## axi_dfm_v1_0
module axi_dfm_v1_0(
    input logic s_axi_aclk,
    input logic s_axi_aresetn,
    input  logic [31:0] s_axi_awaddr,
    input  logic        s_axi_awvalid,
    output logic        s_axi_awready,
    input  logic [31:0] s_axi_wdata,
    input  logic        s_axi_wvalid,
    output logic        s_axi_wready,
    output logic s_axi_bvalid,
    input  logic s_axi_bready,
    input  logic [31:0] s_axi_araddr,
    input  logic        s_axi_arvalid,
    output logic        s_axi_arready,
    output logic [31:0] s_axi_rdata,
    output logic        s_axi_rvalid,
    input  logic        s_axi_rready,
    input  logic signal_in,
    output logic signal_done
);
localparam int W = 16;
logic [4:0] gate_en;
logic [4:0] gate_sync;
logic [W-1:0] gate_shift;
logic [W-1:0] gate_total;
logic     [4:0] raw_wr_en;
logic [2*W-1:0] raw_wr_data[5];
logic           reg_wr_en;
logic [2*W-1:0] reg_wr_data;
logic [2*W-1:0] reg_rd_data;
assign s_axi_awready = s_axi_aresetn && s_axi_awvalid && (!s_axi_bvalid || s_axi_bready);
assign s_axi_wready  = s_axi_aresetn && s_axi_wvalid  && (!s_axi_bvalid || s_axi_bready);
assign s_axi_arready = s_axi_aresetn && s_axi_arvalid && (!s_axi_rvalid || s_axi_rready);
assign signal_done = reg_wr_en;
always_ff @(posedge s_axi_aclk or negedge s_axi_aresetn)
  ...
clock: 5.0 ns
lec_check: 0
cap_margin: 0
core_margin: 8
core_utilization: 39
gpl_routability_driven: 0
setup_slack_margin: 0.34
slew_margin: 0
tns_end_percent: 20
run.sh (not shown) runs the stock make flow with config.mk's settings and CLKGATE_MAP_FILE=.
Rerun with:
- CAP_MARGIN: 0 -> 20
- CORE_MARGIN: 8 -> 2
- CORE_UTILIZATION: 39 -> 68
- GPL_ROUTABILITY_DRIVEN: 0 -> default
- SETUP_SLACK_MARGIN: 0.34 -> default
- SLEW_MARGIN: 0 -> 20
- TNS_END_PERCENT: 20 -> default
- clock period: 5.0 -> 3.71 ns (I/O delays scaled with it)
What happened:
- The changed run ran to the end with no violations
- routed wire length fell slightly
- synthesized cell count is unchanged
- cell area went down slightly
- core utilization increases by 33 points
- synthesized area does not change
Rerun with:
- CORE_UTILIZATION: 68 -> 40
- PLACE_DENSITY: default -> 0.6
- SETUP_SLACK_MARGIN: default -> 0.62
- clock period: 3.71 -> 3.55 ns (I/O delays scaled with it)
After rerunning: First-iteration DRC count went down by about 13%. Worst setup slack improves by 0.31 ns. Sequential power went up by 4.8%.


Setup of JK:
Starting RTL as in the previous note.
Settings: LEC_CHECK=0, ABC_AREA=1, CAP_MARGIN=20, CELL_PAD_IN_SITES_DETAIL_PLACEMENT=1, CELL_PAD_IN_SITES_GLOBAL_PLACEMENT=3, CORE_ASPECT_RATIO=0.56, CORE_MARGIN=2, CORE_UTILIZATION=53, CTS_CLUSTER_DIAMETER=28, CTS_CLUSTER_SIZE=59, GPL_TIMING_DRIVEN=0, MAX_ROUTING_LAYER=met4, MIN_ROUTING_LAYER=met2, PLACE_DENSITY_LB_ADDON=0.26, SETUP_SLACK_MARGIN=0.89, SLEW_MARGIN=20, TNS_END_PERCENT=25; clock period 4.61 ns.
JK did not run to completion, as it errored out during global placement without I/O (3_1_place_gp_skip_io).
Modified inputs, MS compared to JK
- MIN_ROUTING_LAYER no longer set, was met2
- CELL_PAD_IN_SITES_GLOBAL_PLACEMENT no longer set, was 3
- PLACE_DENSITY_LB_ADDON no longer set, was 0.26
- GPL_TIMING_DRIVEN no longer set, was 0
- CORE_UTILIZATION now 72, was 53
- CELL_PAD_IN_SITES_DETAIL_PLACEMENT no longer set, was 1
- SETUP_SLACK_MARGIN no longer set, was 0.89
- CTS_CLUSTER_SIZE no longer set, was 59
- TNS_END_PERCENT no longer set, was 25
- ABC_AREA no longer set, was 1
- PLACE_DENSITY now 0.78, previously not set
- MAX_ROUTING_LAYER no longer set, was met4
- CORE_ASPECT_RATIO no longer set, was 0.56
- CTS_CLUSTER_DIAMETER no longer set, was 28
- the clock period (ns, I/O delays scaled along) now 1.98, was 4.61
--- outcome ---
| MS | all stages done | FAIL | setup timing |
Diff JK -> MS | chip area | decrease of 29%
MS against JK: parity-gate share of the synthesized area counting xor and xnor cells shows an increase of 4.4 points; synthesized area shows a reduction of 4.6%; placeable core area shows a reduction of 16,000 sq um.
The run showing the greater number of rows created at floorplan is MS.
For AL, these inputs were changed with respect to MS:
- a change of PLACE_DENSITY from 0.78 to 0.6
- a change of CORE_UTILIZATION from 72 to 40
- a change of the clock period (ns, I/O delays scaled along) from 1.98 to 5.03
Results
AL has completed all stages; timing, DRC and antenna checks passed. Higher global-route usage among MS and AL: MS. AL against MS: die area shows an increase of about 80%, data required time at the worst endpoint went up 1.54 ns, floorplan die height +33%. Of the two values seen for kind of critical path, input port to output pin was produced by AL and flop to flop by MS. Re area reported by Yosys stat: no difference whatsoever between MS and AL. MS reports its top routing layer in use as met5 while AL reports met4. Measured against each other, MS and AL differ in worst path setup slack after routing, the higher figure coming from AL. Going from MS to AL, the area added between synthesis and finish was found to have gone down by 2.4 points. Compared AL vs MS, and fraction of cell area in non-clock buffers is down in AL. As far as number of hold violations in the final report goes, MS and AL are indistinguishable; the numbers are identical. Re combinational cell fraction of total power: AL is 3.0 points down on MS. The higher wire length of the first global-routing pass of MS and AL is in MS.
The following lists how TR was set up differently from AL:
- changing CORE_UTILIZATION from 40 to 65
- changing the clock period (ns, I/O delays scaled along) from 5.03 to 2.52
Results
TR finished all stages; however, its layout fails the closing checks, the failures being hold timing. Between AL and TR, the total length of routed wires does not differ in any meaningful way. TR -> AL: first-pass GRT wire length flat. TR: worst hold margin lower than AL. The final reports for TR and AL show post-layout instance area lower in the former. Compared with AL, TR shows post-route met1 wirelength that has gone down by a few percent.


axi_dfm_v1_0 again, from the RTL that the note above started with.
clock: 3.45 ns
lec_check: 0
cap_margin: 0
core_margin: 8
core_utilization: 39
cts_cluster_size: 25
gpl_routability_driven: 0
min_routing_layer: met2
place_density_lb_addon: 0.24
slew_margin: 0
tns_end_percent: 100
The baseline ran to the end with no violations.
Next try:
- CAP_MARGIN: 0 -> 20
- CORE_MARGIN: 8 -> 2
- CORE_UTILIZATION: 39 -> 57
- CTS_CLUSTER_SIZE: 25 -> default
- GPL_ROUTABILITY_DRIVEN: 0 -> default
- MIN_ROUTING_LAYER: met2 -> default
- PLACE_DENSITY: default -> 0.6
- PLACE_DENSITY_LB_ADDON: 0.24 -> default
- SLEW_MARGIN: 0 -> 20
- TNS_END_PERCENT: 100 -> default
- clock period: 3.45 -> 2.0 ns (I/O delays scaled with it)
Outcome:
- The new run ran to the end with no violations
- worst setup slack degrades by 310 ps
- synthesized area is unchanged
- hold slack degrades by 130 ps
- die area is lower by 37%
- register-to-register slack gets worse by 630 ps
- wire length decreases by 5.0%
- final cell count is lower by 5.0%
- core utilization came out higher by 23 points
- sequential power climbs by 69%
- synthesized cell count does not change
- non-clock buffer count came out higher by 125
Next try:
- CORE_UTILIZATION: 57 -> 72
- HOLD_SLACK_MARGIN: default -> -0.09
- PLACE_DENSITY: 0.6 -> default
- clock period: 2.0 -> 3.04 ns (I/O delays scaled with it)
After rerunning:
- The changed run finished with timing, DRC and antenna clean
- worst setup slack improved by 170 ps
- die size falls by 20%
- global-route usage went up by 6.8 points
- final area came out lower by 5.2%
- utilization grows by 14 points
- wire length decreases by 3.7%
- non-clock buffer count is lower by 133
- sequential cell count stays the same
Next try:
- ABC_AREA: default -> 1
- CTS_CLUSTER_SIZE: default -> 16
- HOLD_SLACK_MARGIN: -0.09 -> default
- PLACE_DENSITY: default -> 0.38
- SETUP_SLACK_MARGIN: default -> 0.09
- clock period: 3.04 -> 1.97 ns (I/O delays scaled with it)
Wire length goes up by 22%.
Core utilization grows by 1.7 points.
Global-route usage goes up by 5.7 points.
First-iteration DRC count climbs by 85%.
Non-clock buffer count climbs by 63.
Cell area is higher by 7.3%.
Count of clock-buffer cells in the layout went up by 11.
Next try:
- ABC_AREA: 1 -> 0
- CAP_MARGIN: 20 -> 0
- CTS_CLUSTER_SIZE: 16 -> 14
- HOLD_SLACK_MARGIN: default -> -0.05
- PLACE_DENSITY: 0.38 -> 0.68
- SETUP_SLACK_MARGIN: 0.09 -> default
- SLEW_MARGIN: 20 -> 40
Outcome: This time the run completed, yet does not pass: negative setup slack. Non-clock buffer count came out higher by 90. Fmax falls by 11%. Routed wire length went down by 3.7%. Power rose by 36%. Register-to-register slack gets worse by 220 ps. Hold slack is better by 170 ps. Via count shrinks by 18%. Utilization rose by 3.3 points. Setup slack gets worse by 220 ps. Global-route usage goes down by 1.6 points.
Power and IR drop assume default switching activity.
